==> trial 44: inputs <==
==> flow/design.v <==
module MUX(input [31:0] DMAport, output reg [24:0] out0, out1, out2, out3, out4, out5);
	always @ (*) begin
		out0 = 25'b0;
		out1 = 25'b0;
		out2 = 25'b0;
		out3 = 25'b0;
		out4 = 25'b0;
		out5 = 25'b0;
		case(DMAport[2:0])
			3'b000: out0 = DMAport[31:7];
			3'b001: out1 = DMAport[31:7];
			3'b010: out2 = DMAport[31:7];
			3'b011: out3 = DMAport[31:7];
			3'b100: out4 = DMAport[31:7];
			3'b101: out5 = DMAport[31:7];
			default:;
		endcase
	end
endmodule
module Register(input clk, input rst, input enable, input [23:0] datain, output reg [23:0] dataout);
	always @ (posedge clk or posedge rst) begin
		if (rst)
			dataout <= 24'b0;
		else if(enable)
			dataout <= datain;
	end
endmodule
module Wallace_BaughWooley (
    input  signed [7:0] a,
    input  signed [7:0] b,
    output signed [15:0] prod
);
    assign prod = a * b;
endmodule
module ConvEngine (
    input         clk,
    input         rst,
    input  [31:0] DMAport,        
    input         acc_enable,     
    input         acc_clear,      
    output [31:0] result          
);
    wire [24:0] mux_out0, mux_out1, mux_out2, mux_out3, mux_out4, mux_out5;
    MUX demux (
        .DMAport(DMAport),
        .out0(mux_out0),
        .out1(mux_out1),
        .out2(mux_out2),
        .out3(mux_out3),
        .out4(mux_out4),
        .out5(mux_out5)
    );
    wire [23:0] reg_data [5:0];
    Register reg0 (
        .clk(clk),
        .rst(rst),
        .enable(mux_out0[0]),
        .datain(mux_out0[24:1]),
        .dataout(reg_data[0])
    );
    Register reg1 (
        .clk(clk),
        .rst(rst),
        .enable(mux_out1[0]),
        .datain(mux_out1[24:1]),
        .dataout(reg_data[1])
    );
    Register reg2 (
        .clk(clk),
        .rst(rst),
        .enable(mux_out2[0]),
        .datain(mux_out2[24:1]),
        .dataout(reg_data[2])
    );
    Register reg3 (
        .clk(clk),
        .rst(rst),
        .enable(mux_out3[0]),
        .datain(mux_out3[24:1]),
        .dataout(reg_data[3])
    );
    Register reg4 (
        .clk(clk),
        .rst(rst),
        .enable(mux_out4[0]),
        .datain(mux_out4[24:1]),
        .dataout(reg_data[4])
    );
    Register reg5 (
        .clk(clk),
        .rst(rst),
        .enable(mux_out5[0]),
        .datain(mux_out5[24:1]),
        .dataout(reg_data[5])
    );
    wire signed [7:0] pixel [8:0];
    wire signed [7:0] kernel [8:0];
    assign pixel[0] = reg_data[0][23:16];
    assign pixel[1] = reg_data[0][15:8];
    assign pixel[2] = reg_data[0][7:0];
    assign pixel[3] = reg_data[1][23:16];
    assign pixel[4] = reg_data[1][15:8];
    assign pixel[5] = reg_data[1][7:0];
    assign pixel[6] = reg_data[2][23:16];
    assign pixel[7] = reg_data[2][15:8];
    assign pixel[8] = reg_data[2][7:0];
    assign kernel[0] = reg_data[3][23:16];
    assign kernel[1] = reg_data[3][15:8];
    assign kernel[2] = reg_data[3][7:0];
    assign kernel[3] = reg_data[4][23:16];
    assign kernel[4] = reg_data[4][15:8];
    assign kernel[5] = reg_data[4][7:0];
    assign kernel[6] = reg_data[5][23:16];
    assign kernel[7] = reg_data[5][15:8];
    assign kernel[8] = reg_data[5][7:0];
    wire signed [15:0] prod [8:0];
    Wallace_BaughWooley mult0 (.a(pixel[0]), .b(kernel[0]), .prod(prod[0]));
    Wallace_BaughWooley mult1 (.a(pixel[1]), .b(kernel[1]), .prod(prod[1]));
    Wallace_BaughWooley mult2 (.a(pixel[2]), .b(kernel[2]), .prod(prod[2]));
    Wallace_BaughWooley mult3 (.a(pixel[3]), .b(kernel[3]), .prod(prod[3]));
    Wallace_BaughWooley mult4 (.a(pixel[4]), .b(kernel[4]), .prod(prod[4]));
    Wallace_BaughWooley mult5 (.a(pixel[5]), .b(kernel[5]), .prod(prod[5]));
    Wallace_BaughWooley mult6 (.a(pixel[6]), .b(kernel[6]), .prod(prod[6]));
    Wallace_BaughWooley mult7 (.a(pixel[7]), .b(kernel[7]), .prod(prod[7]));
    Wallace_BaughWooley mult8 (.a(pixel[8]), .b(kernel[8]), .prod(prod[8]));
    wire signed [31:0] prod_ext [8:0];
    assign prod_ext[0] = {{16{prod[0][15]}}, prod[0]};
    assign prod_ext[1] = {{16{prod[1][15]}}, prod[1]};
    assign prod_ext[2] = {{16{prod[2][15]}}, prod[2]};
    assign prod_ext[3] = {{16{prod[3][15]}}, prod[3]};
    assign prod_ext[4] = {{16{prod[4][15]}}, prod[4]};
    assign prod_ext[5] = {{16{prod[5][15]}}, prod[5]};
    assign prod_ext[6] = {{16{prod[6][15]}}, prod[6]};
    assign prod_ext[7] = {{16{prod[7][15]}}, prod[7]};
    assign prod_ext[8] = {{16{prod[8][15]}}, prod[8]};
    wire signed [31:0] sum_products;
    assign sum_products = prod_ext[0] + prod_ext[1] + prod_ext[2] +
                          prod_ext[3] + prod_ext[4] + prod_ext[5] +
                          prod_ext[6] + prod_ext[7] + prod_ext[8];
    reg signed [31:0] accumulator;
    always @(posedge clk or posedge rst) begin
        if (rst) begin
            accumulator <= 32'b0;
        end else if (acc_clear) begin
            accumulator <= 32'b0;
        end else if (acc_enable) begin
            accumulator <= accumulator + sum_products;
        end
    end
    assign result = accumulator;
endmodule
==> flow/run.sh <==
#!/bin/bash
# the make line also repeats each setting of config.mk as NAME=value (left out here)
make -C /OpenROAD-flow-scripts/flow DESIGN_CONFIG=/design/flow/config.mk WORK_HOME=/design/flow/orfs CLKGATE_MAP_FILE= finish
==> flow/config.mk <==
export PLATFORM = sky130hd
export DESIGN_NAME = ConvEngine
export DESIGN_NICKNAME = ConvEngine
export VERILOG_FILES = /design/flow/design.v
export SDC_FILE = /design/flow/constraint.sdc
export NUM_CORES = 4
export LEC_CHECK = 0
export ABC_AREA = 1
export CAP_MARGIN = 20
export CORE_ASPECT_RATIO = 1.44
export CORE_MARGIN = 2
export CORE_UTILIZATION = 72
export CTS_CLUSTER_DIAMETER = 365
export CTS_CLUSTER_SIZE = 10
export SLEW_MARGIN = 20
export TNS_END_PERCENT = 10
==> flow/constraint.sdc <==
create_clock -name core_clock -period 5.51 [get_ports {clk}]
set_input_delay 1.1020 -clock core_clock [delete_from_list [all_inputs] [get_ports {clk}]]
set_output_delay 1.1020 -clock core_clock [all_outputs]
set_load 0.01 [all_outputs]
==> inputs of build 8, as changes to trial 44 <==
- ABC_AREA: 1 -> unset
- CORE_ASPECT_RATIO: 1.44 -> unset
- CORE_UTILIZATION: 72 -> 70
- CTS_CLUSTER_DIAMETER: 365 -> unset
- CTS_CLUSTER_SIZE: 10 -> 38
- MAX_ROUTING_LAYER: unset -> met4
- TNS_END_PERCENT: 10 -> unset
==> flow/constraint.sdc (replaced) <==
create_clock -name core_clock -period 6.47 [get_ports {clk}]
set_input_delay 1.2940 -clock core_clock [delete_from_list [all_inputs] [get_ports {clk}]]
set_output_delay 1.2940 -clock core_clock [all_outputs]
set_load 0.01 [all_outputs]
==> results <==
                                                                      trial 44                     build 8
Placement Rows                                                              99                          82
Setup Buffers After CTS                                                     23                          68
MI comb cells                                                             2373                        2086
Violation tally from detailed-route iteration zero                        2091                        1914
Share of the synthesized area in the top cell type                      0.4961                      0.5086
Comb area                                                           27090 um^2                  28150 um^2
Vias/cell                                                                5.537                       5.577
Core area                                                           50540 um^2                  50270 um^2
Initial antenna violation count                                             19                           2
Outcome                                             complete, but fails checks  complete, but fails checks
Layout check failures                                     negative setup slack        negative setup slack
Final total negative setup slack                                     -63.43 ns                   -42.38 ns
Worst R2R Start                                               reg1.dataout[23]             reg2.dataout[7]
X dimension of the die                                                192.0 um                    230.0 um
Area growth, synth to finish                                            16.10%                      18.26%
Largest net degree at the start of global routing                          113                          92
Ys cells                                                                  4143                        3363
Sequential share of cell area                                           0.1049                      0.1058
Chip Area                                                           52740 um^2                  52880 um^2
Total placed cells including tap cells                                    5095                        4394
Capture point of the worst path                                accumulator[22]             accumulator[31]
Simple share                                                            0.1086                     0.09945
Skew final                                                          0.01191 ns                  0.02145 ns
